==> inputs of v24 <==
==> flow/design.v <==
module sin_h(
    input signed [15:0] r_in,
    output signed [15:0] r_out
    );
     wire signed [15:0] a,b,c,d;
     assign a = r_in + (r_in >>> 2);
     assign b = (a >>> 4)+(r_in >>> 6);
     assign c = b+a; 
     assign d = (c >>> 5)+(r_in);
     assign r_out = d >>>1;     
endmodule
module cos_h(
    input signed [15:0] r,
    output signed [15:0] r_o
    );
    wire signed [15:0] a,b,c,d;
  assign a = r + (r >>> 2);
  assign b = r + (a >>> 2);
  assign c = b >>> 9;
  assign d = r + (r >>> 3);
  assign r_o = c+d;
endmodule
module sinh_23(
    input signed [15:0] rin,
    input S,
    output signed [15:0] rout
    );
     wire signed [15:0] a,b,c,d,e;
     assign a = (rin >>> 4)+ rin;
     assign b = rin + (rin >>> 9);
     assign c = b + (a >>> 7);
     assign d = c >>> 2;
     assign e = b >>> 3;
     assign rout = S? d:e;
endmodule
module cosh_23(
    input signed [15:0] ri,
    input sel,
    output signed [15:0] ro
    );
    wire signed [15:0] a,b,c,d;
    assign a = ri >>>7;
    assign b = (ri >>> 8)+ ri;
    assign c = b >>> 5;
    assign d = sel? c:b;
    assign ro = d + ri;
endmodule
module sinh_45(
    input signed [15:0] rin,
    input s,
    output signed [15:0] rout    
    );
    wire signed [15:0] a,b,c;
    assign a = rin >>> 4;
    assign b = rin >>> 5;
    assign c = s? a:b;
    assign rout = c;
endmodule
module cosh_45(
    input signed [15:0] rin,
    input s,
    output signed [15:0] rout    
    );
    wire signed [15:0] a,b,c;
    assign a = rin >>> 11;
    assign b = rin >>> 9;
    assign c = s? b:a;
    assign rout = rin + c;
endmodule
module stage_1(
    input signed [15:0] x_in,
    input signed [15:0] y_in,
    input signed [15:0] ang_in,
    input clk,
    input reset,
    output reg signed [15:0] x_out,
    output reg signed [15:0] y_out,
    output reg signed [15:0] ang_out
    );
    wire signed [15:0] p,q,u,v,abs_theta;
    assign abs_theta = ang_in[15] ? (~ang_in + 1'b1) : ang_in;
    reg signed [15:0] r,s,w,x,z,k; 
    sin_h S1(.r_in(y_in), .r_out(q));
    sin_h S2(.r_in(x_in), .r_out(u));
    cos_h C1(.r(x_in), .r_o(p));
    cos_h C2(.r(y_in), .r_o(v));
    always @(posedge clk, posedge reset)
    begin
    if(reset)
      begin
      x_out <= 16'b0000000000000000;
      y_out <= 16'b0000000000000000;
      ang_out <= 16'b0000000000000000;
      end
    else
    begin
      if (abs_theta <= 16'b0001000000000000)
         begin
         x_out <= x_in;
         y_out <= y_in;
         ang_out <= ang_in;
         end
      else 
         begin
         case(ang_in[15])
         1'b0: begin 
              x_out <= p+q; 
              y_out <= u+v; 
              ang_out <= ang_in - 16'b0010000000000000; 
              end
         1'b1: begin 
              x_out <= p-q; 
              y_out <= v-u; 
              ang_out <= ang_in + 16'b0010000000000000; 
              end
          endcase
         end
  end
end
endmodule
module stage_23(
    input signed [15:0] x_pr,
    input signed [15:0] y_pr,
    input signed [15:0] ang_pr,
    input clk,
    input reset,
    output reg signed [15:0] sx2_op,
    output reg signed [15:0] sy2_op,
    output reg signed [15:0] sa2_op
    );
  wire signed [15:0] abs_theta,o1,o2,o3,o4,w1,w2,w3,w4;
  assign abs_theta = ang_pr[15] ? (~ang_pr + 1'b1) : ang_pr;
  wire sel23;
  assign sel23 = (abs_theta > 16'b0000110000000000)?1'b1:1'b0;
  sinh_23 S1(.rin(x_pr),.S(sel23),.rout(o1));
  sinh_23 S2(.rin(y_pr),.S(sel23),.rout(o2));
  cosh_23 C1(.ri(x_pr),.sel(sel23),.ro(o3));
  cosh_23 C2(.ri(y_pr),.sel(sel23),.ro(o4)); 
always @(posedge clk, posedge reset)
begin
  if(reset)
      begin
      sx2_op <= 16'b0000000000000000;
      sy2_op<= 16'b0000000000000000;
      sa2_op <= 16'b0000000000000000;
      end
  else 
     begin
     if (abs_theta > 16'b0000110000000000 | abs_theta <= 16'b0000010000000000)
      begin
      sx2_op <= x_pr;
      sy2_op <= y_pr;
      sa2_op <= ang_pr;
      end
  else
      begin
         if(ang_pr[15])
          begin
          sx2_op <= o3 - o2;
          sy2_op <= o4 - o1;
          sa2_op <= sel23? (ang_pr + 16'b0001000000000000) : (ang_pr + 16'b0000100000000000);
          end
         else
          begin
          sx2_op <= o3 + o2;
          sy2_op <= o4 + o1;
          sa2_op <= sel23? (ang_pr - 16'b0001000000000000) : (ang_pr - 16'b0000100000000000);
          end
      end 
    end
end
endmodule  
module stage_45(
    input signed [15:0] sx2_op,
    input signed [15:0] sy2_op,
    input signed [15:0] sa2_op,
    input clk,
    input reset,
    output reg signed [15:0] x_nxt,
    output reg signed [15:0] y_nxt,
    output reg signed [15:0] ang_nxt
    );
    wire signed [15:0] o5,o6,o7,o8,w5,w6,w7,w8,abs_theta2;
    wire sel45;
    assign abs_theta2 = sa2_op[15] ? (~sa2_op + 1'b1) : sa2_op;
    assign sel45 = (abs_theta2 > 16'b0000001100000000)? 1'b1:1'b0;
sinh_45 S3(.rin(sx2_op),.s(sel45),.rout(o5));
sinh_45 S4(.rin(sy2_op),.s(sel45),.rout(o6));
cosh_45 C3(.rin(sx2_op),.s(sel45),.rout(o7));
cosh_45 C4(.rin(sy2_op),.s(sel45),.rout(o8));
always @(posedge clk, posedge reset)
begin
   if(reset)
      begin
      x_nxt <= 16'b0000000000000000;
      y_nxt <= 16'b0000000000000000;
      ang_nxt <= 16'b0000000000000000;
      end
   else
      begin
         if(abs_theta2 <= 16'b0000000100000000)
             begin
             x_nxt <= sx2_op;
             y_nxt <= sy2_op;
             ang_nxt <= sa2_op;
             end 
         else
             begin
             if(sa2_op[15])
                begin
                x_nxt <= o7 - o5;
                y_nxt <= o8 - o6;
                ang_nxt <= sel45? (sa2_op + 16'b0000010000000000) : (sa2_op + 16'b0000001000000000);
                end
             else
                begin
                x_nxt <= o7 + o5;
                y_nxt <= o8 + o6;
                ang_nxt <= sel45? (sa2_op - 16'b0000010000000000) : (sa2_op - 16'b0000001000000000);
                end
             end
      end
end
endmodule
module last_stage(
    input signed [15:0] x3,
    input signed [15:0] y3,
    input signed [15:0] ang3,
    input clk,
    input reset,
    output reg signed [15:0] xf,
    output reg signed [15:0] yf
    );
    wire signed [15:0] abs_theta,w1,w2,w3,w4,w5,w6;
    assign abs_theta = ang3[15] ? (~ang3 + 1'b1) : ang3;
    wire [3:0] k;
    assign k = abs_theta[15:12] + abs_theta[11];
    assign w1 = y3 >>> 9;
    assign w2 = x3 >>> 9;
    assign w3 = k*w1;
    assign w4 = k*w2;
    always @(posedge clk, posedge reset)
    begin
       if (reset)
         begin
         xf <= 16'b0000000000000000;
         yf <= 16'b0000000000000000;
         end
       else 
          begin
               if (ang3[15])
                 begin
                 xf <= x3 + w3;
                 yf <= y3 + w4;
                 end
               else 
                 begin
                 xf <= x3 - w3;
                 yf <= y3 - w4;
                 end
          end
    end
endmodule
`timescale 1ns / 100ps
module cordic_2taylor (
input clk,
input reset,
input signed [15:0] ang,
input signed [15:0] xin,
input signed [15:0] yin,
output signed [15:0] Xout,
output signed [15:0] Yout);
wire signed [15:0] x1, y1, theta1;           
wire signed [15:0] x2, y2, theta2;           
wire signed [15:0] x3, y3, theta3;           
    stage_1 S1(xin,yin,ang,clk,reset,x1,y1,theta1);
    stage_23 S2(x1,y1,theta1,clk,reset,x2,y2,theta2);
    stage_45 S3(x2,y2,theta2,clk,reset,x3,y3,theta3);
    last_stage S4(x3,y3,theta3,clk,reset,Xout,Yout);
endmodule
==> flow/run.sh <==
#!/bin/bash
# the make line also repeats each setting of config.mk as NAME=value (left out here)
make -C /OpenROAD-flow-scripts/flow DESIGN_CONFIG=/design/flow/config.mk WORK_HOME=/design/flow/orfs CLKGATE_MAP_FILE= finish
==> flow/config.mk <==
export PLATFORM = sky130hd
export DESIGN_NAME = cordic_2taylor
export DESIGN_NICKNAME = cordic_2taylor
export VERILOG_FILES = /design/flow/design.v
export SDC_FILE = /design/flow/constraint.sdc
export NUM_CORES = 4
export LEC_CHECK = 0
export CAP_MARGIN = 20
export CELL_PAD_IN_SITES_DETAIL_PLACEMENT = 2
export CORE_MARGIN = 2
export CORE_UTILIZATION = 40
export GPL_ROUTABILITY_DRIVEN = 0
export MAX_ROUTING_LAYER = met4
export MIN_ROUTING_LAYER = met2
export SLEW_MARGIN = 20
export TNS_END_PERCENT = 85
==> flow/constraint.sdc <==
create_clock -name core_clock -period 10.0 [get_ports {clk}]
set_input_delay 2.0000 -clock core_clock [delete_from_list [all_inputs] [get_ports {clk}]]
set_output_delay 2.0000 -clock core_clock [all_outputs]
set_load 0.01 [all_outputs]
==> v31: changes against v24 <==
- CELL_PAD_IN_SITES_DETAIL_PLACEMENT: 2 -> default
- CORE_UTILIZATION: 40 -> 58
- GPL_ROUTABILITY_DRIVEN: 0 -> default
- MAX_ROUTING_LAYER: met4 -> default
- MIN_ROUTING_LAYER: met2 -> default
- TNS_END_PERCENT: 85 -> default
==> flow/constraint.sdc (replaced) <==
create_clock -name core_clock -period 5.43 [get_ports {clk}]
set_input_delay 1.0860 -clock core_clock [delete_from_list [all_inputs] [get_ports {clk}]]
set_output_delay 1.0860 -clock core_clock [all_outputs]
set_load 0.01 [all_outputs]
==> results.toml <==
# flow metrics
[status]
haltStage = "global routing (5_1_grt)"
firstError = "[ERROR GRT-0232] Routing congestion too high. Check the congestion heatmap in the GUI."
status = "aborted with a tool error"

[place]
dp_cells = 6161

[global_route]
grtUsageMet3_pct = 59.7
grtUsageMet2_pct = 95.9

[cts]
cts_resized = 641
[end of results for v31]
==> results.toml <==
# flow metrics
[status]
haltStage = "global routing (5_1_grt)"
status = "aborted with a tool error"
firstError = "[ERROR GRT-0116] Global routing finished with congestion. Check the congestion regions in the DRC Viewer."

[global_route]
grtUsageMet3_pct = 101

[place]
dp_cells = 5583
[end of results for v24]

==> job 3617 <==
Starts from the design.v that is shown in full above.
Settings: LEC_CHECK=0, CAP_MARGIN=0, CORE_MARGIN=2, CORE_UTILIZATION=72, CTS_CLUSTER_DIAMETER=88, SLEW_MARGIN=20; clock period 8.35 ns.
run.sh (not shown) runs the stock make flow with config.mk's settings and CLKGATE_MAP_FILE=.
==> job 6928: changes against job 3617 <==
- ABC_AREA: default -> 1
- CAP_MARGIN: 0 -> 20
- CTS_CLUSTER_DIAMETER: 88 -> 378
- CTS_CLUSTER_SIZE: default -> 98
- PLACE_DENSITY: default -> 0.38
- SETUP_SLACK_MARGIN: default -> 0.85
- TNS_END_PERCENT: default -> 5
==> flow/constraint.sdc (replaced) <==
create_clock -name core_clock -period 5.13 [get_ports {clk}]
set_input_delay 1.0260 -clock core_clock [delete_from_list [all_inputs] [get_ports {clk}]]
set_output_delay 1.0260 -clock core_clock [all_outputs]
set_load 0.01 [all_outputs]
==> job 5883: changes against job 3617 <==
- ABC_AREA: default -> 1
- CAP_MARGIN: 0 -> 20
- CTS_CLUSTER_DIAMETER: 88 -> default
- CTS_CLUSTER_SIZE: default -> 17
- HOLD_SLACK_MARGIN: default -> 0.29
- PLACE_DENSITY: default -> 0.65
- SETUP_SLACK_MARGIN: default -> -0.71
==> flow/constraint.sdc (replaced) <==
create_clock -name core_clock -period 7.15 [get_ports {clk}]
set_input_delay 1.4300 -clock core_clock [delete_from_list [all_inputs] [get_ports {clk}]]
set_output_delay 1.4300 -clock core_clock [all_outputs]
set_load 0.01 [all_outputs]
==> job 1124: changes against job 3617 <==
- ABC_AREA: default -> 1
- CAP_MARGIN: 0 -> 20
- CTS_CLUSTER_DIAMETER: 88 -> 338
- CTS_CLUSTER_SIZE: default -> 99
- TNS_END_PERCENT: default -> 5
==> flow/constraint.sdc (replaced) <==
create_clock -name core_clock -period 8.23 [get_ports {clk}]
set_input_delay 1.6460 -clock core_clock [delete_from_list [all_inputs] [get_ports {clk}]]
set_output_delay 1.6460 -clock core_clock [all_outputs]
set_load 0.01 [all_outputs]
==> insert_results.sql <==
-- metrics for the results database
INSERT INTO impl_metrics (metric_group, metric, value, unit) VALUES
('place', 'place_hpwl', '72300', 'um'),
('status', 'run_status', 'stopped before the end', ''),
('yosys', 'ys_cells', '4552', ''),
('place', 'dp_worst_setup_slack', '-1.83', 'ns'),
('yosys', 'syn_inst', '4552', ''),
('status', 'failing_step', 'global routing', ''),
('clocking', 'clock_tree.htree_level_count', '4', ''),
('yosys', 'area_fraction_in_xor_and_xnor_cells', '12.6', '%'),
('yosys', 'synth.area.top_cells', 'ha_1, dfrtp_1, nand2_1, inv_1, xor2_1', '');
# the run above: job 5883

==> insert_results.sql <==
-- load yosys + openroad results
INSERT INTO impl_metrics (metric_group, metric, value, unit) VALUES
('yosys', 'synth.area.top_cells', 'ha_1, dfrtp_1, nand2_1, inv_1, xor2_1', ''),
('status', 'so_faults', 'negative setup slack', ''),
('timing', 'worst_slack', '-1.05', 'ns'),
('place', 'dp_worst_setup_slack', '-1.04', 'ns'),
('status', 'run_status', 'complete, but fails checks', ''),
('timing', 'report.final.setup_viol', '18', ''),
('yosys', 'area_fraction_in_xor_and_xnor_cells', '12.6', '%');
# the run above: job 1124

==> insert_results.sql <==
-- metrics for the results database
INSERT INTO impl_metrics (metric_group, metric, value, unit) VALUES
('yosys', 'ys_cells', '4552', ''),
('yosys', 'area_fraction_in_xor_and_xnor_cells', '12.6', '%'),
('place', 'place_hpwl', '89200', 'um'),
('status', 'failing_step', 'clock tree synthesis', ''),
('status', 'firstError', '[ERROR DPL-0033] detailed placement checks failed during check placement.', ''),
('place', 'dp_worst_setup_slack', '-3.68', 'ns'),
('yosys', 'synth.area.top_cells', 'ha_1, dfrtp_1, nand2_1, inv_1, xor2_1', ''),
('status', 'run_status', 'stopped before the end', '');
# the run above: job 6928

==> insert_results.sql <==
-- metrics for the results database
INSERT INTO impl_metrics (metric_group, metric, value, unit) VALUES
('status', 'run_status', 'stopped before the end', ''),
('status', 'failing_step', 'global routing', ''),
('clocking', 'clock_tree.htree_level_count', '4', ''),
('yosys', 'synth.area.top_cells', 'ha_1, dfrtp_1, fa_1, xnor2_1, nand2_1', ''),
('yosys', 'area_fraction_in_xor_and_xnor_cells', '11.0', '%'),
('place', 'dp_worst_setup_slack', '-1.62', 'ns');
# the run above: job 3617


==> build 50: inputs <==
// cordic_2taylor: RTL as listed in full above, without the edits since
export LEC_CHECK = 0
export CAP_MARGIN = 20
export CORE_MARGIN = 2
export CORE_UTILIZATION = 66
export SLEW_MARGIN = 20
create_clock -name core_clock -period 8.35 [get_ports {clk}]
==> inputs of trial 57, as changes to build 50 <==
ABC_AREA = 1   (was unset)
CORE_UTILIZATION = 40   (was 66)
CTS_CLUSTER_DIAMETER = 328   (was unset)
CTS_CLUSTER_SIZE = 98   (was unset)
SETUP_SLACK_MARGIN = -0.61   (was unset)
TNS_END_PERCENT = 45   (was unset)
==> flow/constraint.sdc (replaced) <==
create_clock -name core_clock -period 10.0 [get_ports {clk}]
set_input_delay 2.0000 -clock core_clock [delete_from_list [all_inputs] [get_ports {clk}]]
set_output_delay 2.0000 -clock core_clock [all_outputs]
set_load 0.01 [all_outputs]
==> inputs of trial 31, as changes to build 50 <==
CORE_UTILIZATION = 72   (was 66)
CTS_CLUSTER_DIAMETER = 373   (was unset)
HOLD_SLACK_MARGIN = -0.1   (was unset)
PLACE_DENSITY = 0.65   (was unset)
SETUP_SLACK_MARGIN = -0.71   (was unset)
==> flow/constraint.sdc (replaced) <==
create_clock -name core_clock -period 7.15 [get_ports {clk}]
set_input_delay 1.4300 -clock core_clock [delete_from_list [all_inputs] [get_ports {clk}]]
set_output_delay 1.4300 -clock core_clock [all_outputs]
set_load 0.01 [all_outputs]
==> notes <==
- Flip-flop count is the same in build 50 and trial 57.
- Trial 31 ended with an error in 5_1_grt, error GRT-0232. Build 50 ran to the end with violations: setup timing. Trial 57 completed with no timing, DRC or antenna violations.
- Of build 50 and trial 57, trial 57 has the higher synthesized cell count (gap about 9%, measured against trial 57).
- In build 50 the cell area is larger than in trial 57, by 14%.
- Die area, highest first: trial 57, build 50, trial 31.
- Core utilization: trial 57 is lower than build 50 (37 points).
- In build 50 the first-iteration DRC count is larger than in trial 57, by about 60%.
==> figures <==
metric	build 50	trial 31	trial 57
Ant. Diodes	0	-	0
Detailed-router iteration count before antenna repair	6	-	7
Final-layout non-clock buffer area share	0.125	-	0.0471
Unique masters post-synth	101	101	59
Non-clock buffer instance count of the final layout	631	-	191
Termination of the worst setup path	S1.y_out[15]$_DFF_PP0_	-	S1.y_out[14]$_DFF_PP0_
Depth of the worst register-to-register path	30	-	36
Initial detailed-routing violation count	2484	-	1569
Crit-path slowest cell	sky130_fd_sc_hd__fa_2	-	sky130_fd_sc_hd__clkdlybuf4s50_1
Met2 wire length	46.5 mm	-	40.5 mm
Status	finished with violations	aborted with a tool error	finished clean
Last stage reached	-	5_1_grt	-
Violated checks	setup timing	-	-
Count of final max-slew check failures	0	-	0
Total placed instance area	0.0375 mm2	0.0378 mm2	0.0341 mm2
Worst slack, placed	-1.74 ns	-2.63 ns	0.0575 ns
Remaining antenna violation count	0	-	0
Post-CTS sizing	230	232	0
Timing startpoint of the critical path	xin[1]	-	xin[0]
